## CORDIC
module CORDIC #(parameter integer W = 32)
(
    input wire clk,
    input wire start,
    input wire signed [31:0] x,
    input wire signed [31:0] y,
    output wire signed [W-1:0]phi,
    output wire done
);
clock: 11.3 ns
lec_check: 0
cap_margin: 20
core_margin: 2
core_utilization: 40
place_density: 0.36
slew_margin: 30
run.sh (not shown) runs the stock make flow with config.mk's settings and CLKGATE_MAP_FILE=.
The baseline produced a clean layout.
Rerun with:
--- a/flow/config.mk
+++ b/flow/config.mk
@@ -8,5 +8,7 @@
 export CAP_MARGIN = 20
 export CORE_MARGIN = 2
-export CORE_UTILIZATION = 40
-export PLACE_DENSITY = 0.36
-export SLEW_MARGIN = 30
+export CORE_UTILIZATION = 56
+export CTS_CLUSTER_DIAMETER = 167
+export CTS_CLUSTER_SIZE = 100
+export SLEW_MARGIN = 20
+export TNS_END_PERCENT = 10
==> flow/constraint.sdc (replaced) <==
create_clock -name core_clock -period 7.5 [get_ports {clk}]
set_input_delay 1.5000 -clock core_clock [delete_from_list [all_inputs] [get_ports {clk}]]
set_output_delay 1.5000 -clock core_clock [all_outputs]
set_load 0.01 [all_outputs]
The new run passed the timing, design-rule and antenna checks. Cell area grows slightly. Cell count shrinks by a few percent. Via count grows by a few percent. Register-to-register slack gets worse by 3000 ps. Sequential share of layout area shrinks by 0.14 points.

Starting RTL as in the previous note.
make LEC_CHECK=0 CAP_MARGIN=0 CELL_PAD_IN_SITES_DETAIL_PLACEMENT=1 CELL_PAD_IN_SITES_GLOBAL_PLACEMENT=1 CORE_MARGIN=5 CORE_UTILIZATION=63 CTS_CLUSTER_DIAMETER=312 MAX_ROUTING_LAYER=met5 MIN_ROUTING_LAYER=met2 SETUP_SLACK_MARGIN=1.39 SLEW_MARGIN=15 TNS_END_PERCENT=85 finish   # period 7.5 ns
The starting point aborted during clock tree synthesis (4_1_cts) on DPL-0033.
Next try:
Settings changed: ABC_AREA set to 1, CAP_MARGIN 0 to 20, CELL_PAD_IN_SITES_DETAIL_PLACEMENT 1 to unset, CELL_PAD_IN_SITES_GLOBAL_PLACEMENT 1 to unset, CORE_MARGIN 5 to 2, CORE_UTILIZATION 63 to 45, CTS_CLUSTER_DIAMETER 312 to 167, CTS_CLUSTER_SIZE set to 100, MAX_ROUTING_LAYER met5 to unset, MIN_ROUTING_LAYER met2 to unset, SETUP_SLACK_MARGIN 1.39 to unset, SLEW_MARGIN 15 to 20, TNS_END_PERCENT 85 to 95.
This time the run finished with timing, DRC and antenna clean.
Die area climbs by 28%.
Area after synthesis drops by 0.68%.
Synthesized cell count climbs by 36%.
Next try:
Settings changed: CORE_ASPECT_RATIO set to 0.5, CORE_UTILIZATION 45 to 55, SETUP_SLACK_MARGIN set to 0.76, TNS_END_PERCENT 95 to 15.
Result:
- The new run went through all stages and came out clean
- utilization rises by 11 points
- clock skew stays flat
- routed wire length falls by a few percent
- die size falls by about a fifth
- global-route usage rises by 5.6 points
- cell count falls by a few percent
- non-clock buffer count falls by 6
- hold slack is better by 0.015 ns
- design area falls slightly
- via count rises slightly
Next try:
Settings changed: ABC_AREA 1 to unset, CORE_ASPECT_RATIO 0.5 to unset, CORE_UTILIZATION 55 to 40, CTS_CLUSTER_DIAMETER 167 to unset, CTS_CLUSTER_SIZE 100 to unset, SETUP_SLACK_MARGIN 0.76 to unset, TNS_END_PERCENT 15 to unset.
Result:
- The changed run went through all stages and came out clean
- sequential share of layout area goes down by 0.60 points
- area after synthesis rises by 0.68%
- global-route usage falls by 5.5 points
- final area climbs by 4.3%
- synthesized cell count goes down by 27%
- wire length increases by 17%
- first-iteration DRC count came out lower by 21%
- worst setup slack got worse by 1.0 ns
- via count falls by 9.0%
- count of clock-buffer cells in the layout shrinks by 2

Setup of job 101:
CORDIC again, from the RTL that the note above started with.
==> flow/design.v (excerpt) <==
module CORDIC #(parameter integer W = 32)
(
    input wire clk,
    input wire start,
    input wire signed [31:0] x,
    input wire signed [31:0] y,
    output wire signed [W-1:0]phi,
    output wire done
);
make LEC_CHECK=0 ABC_AREA=1 CAP_MARGIN=20 CORE_MARGIN=2 CORE_UTILIZATION=66 CTS_CLUSTER_DIAMETER=339 PLACE_DENSITY=0.36 SETUP_SLACK_MARGIN=1.96 SLEW_MARGIN=20 TNS_END_PERCENT=10 finish   # period 6.9 ns
Per the final summary, job 101 finished and its layout is clean on timing, DRC and antenna.
diff inputs: job 101 => job 102
- CTS_CLUSTER_DIAMETER no longer set, was 339
- MIN_ROUTING_LAYER now met2, previously not set
- ABC_AREA no longer set, was 1
- PLACE_DENSITY no longer set, was 0.36
- CORE_UTILIZATION now 63, was 66
- TNS_END_PERCENT no longer set, was 10
- SETUP_SLACK_MARGIN no longer set, was 1.96
- the clock period (ns, I/O delays scaled along) now 7.5, was 6.9
Notes after the runs:
As the logs show, job 102 stopped at global routing after a tool error, so it never reached the end of the flow. On area after synthesis, job 102 does worse than job 101. Going from job 101 to job 102, die size climbed 5.3%, sum of net half-perimeters after detailed placement now larger, worst slack at placement went down 750 ps, register area share after synthesis flat. Post-synthesis chip area from yosys (higher): job 102.
Changes in job 103 relative to job 102:
- an added CTS_CLUSTER_DIAMETER of 397
- an added CELL_PAD_IN_SITES_GLOBAL_PLACEMENT of 2
- a deleted MIN_ROUTING_LAYER that had been met2
- a change of CORE_UTILIZATION from 63 to 56
- an added SETUP_SLACK_MARGIN of -0.69
- an added CTS_CLUSTER_SIZE of 100
==> comparison <==
Job 103 did not finish; the tool stopped in global placement without I/O with error GPL-0301.
In job 103 the area of the die turned out 3300 um2 higher than in job 102.
Job 103 -> job 102: cell area after synthesis delta 0, exact match
Looking at core footprint, job 103 sits 13% above job 102.
> inputs changed (job 103 -> job 104)
- CELL_PAD_IN_SITES_GLOBAL_PLACEMENT no longer set, was 2
- SETUP_SLACK_MARGIN no longer set, was -0.69
- CORE_UTILIZATION now 15, was 56
- CTS_CLUSTER_DIAMETER no longer set, was 397
- CTS_CLUSTER_SIZE no longer set, was 100
- the clock period (ns, I/O delays scaled along) now 8.69, was 7.5
Notes after the runs:
Job 104 completed end to end with timing, DRC and antenna clean.
Job 104 ends up with a die outline width that is 91% higher than in job 103.
Going from job 103 to job 104, die area higher; placeable core region moved up; async set or reset register ratio after synthesis stayed essentially flat.
The inputs of job 105 differ from those of job 104 as listed below.
- CORE_UTILIZATION changed from 15 to 40
- the clock period (ns, I/O delays scaled along) changed from 8.69 to 7.15
[summary]
Relative to job 104, non-clock buffer count has gone up in job 105.
Job 105 vs. job 104: setup slack went down 790 ps; share of flip-flops with an asynchronous set or reset after synthesis held steady; fmax moved up; area growth from synthesis to layout dropped 2.6 points; headroom to the max-slew limit higher.
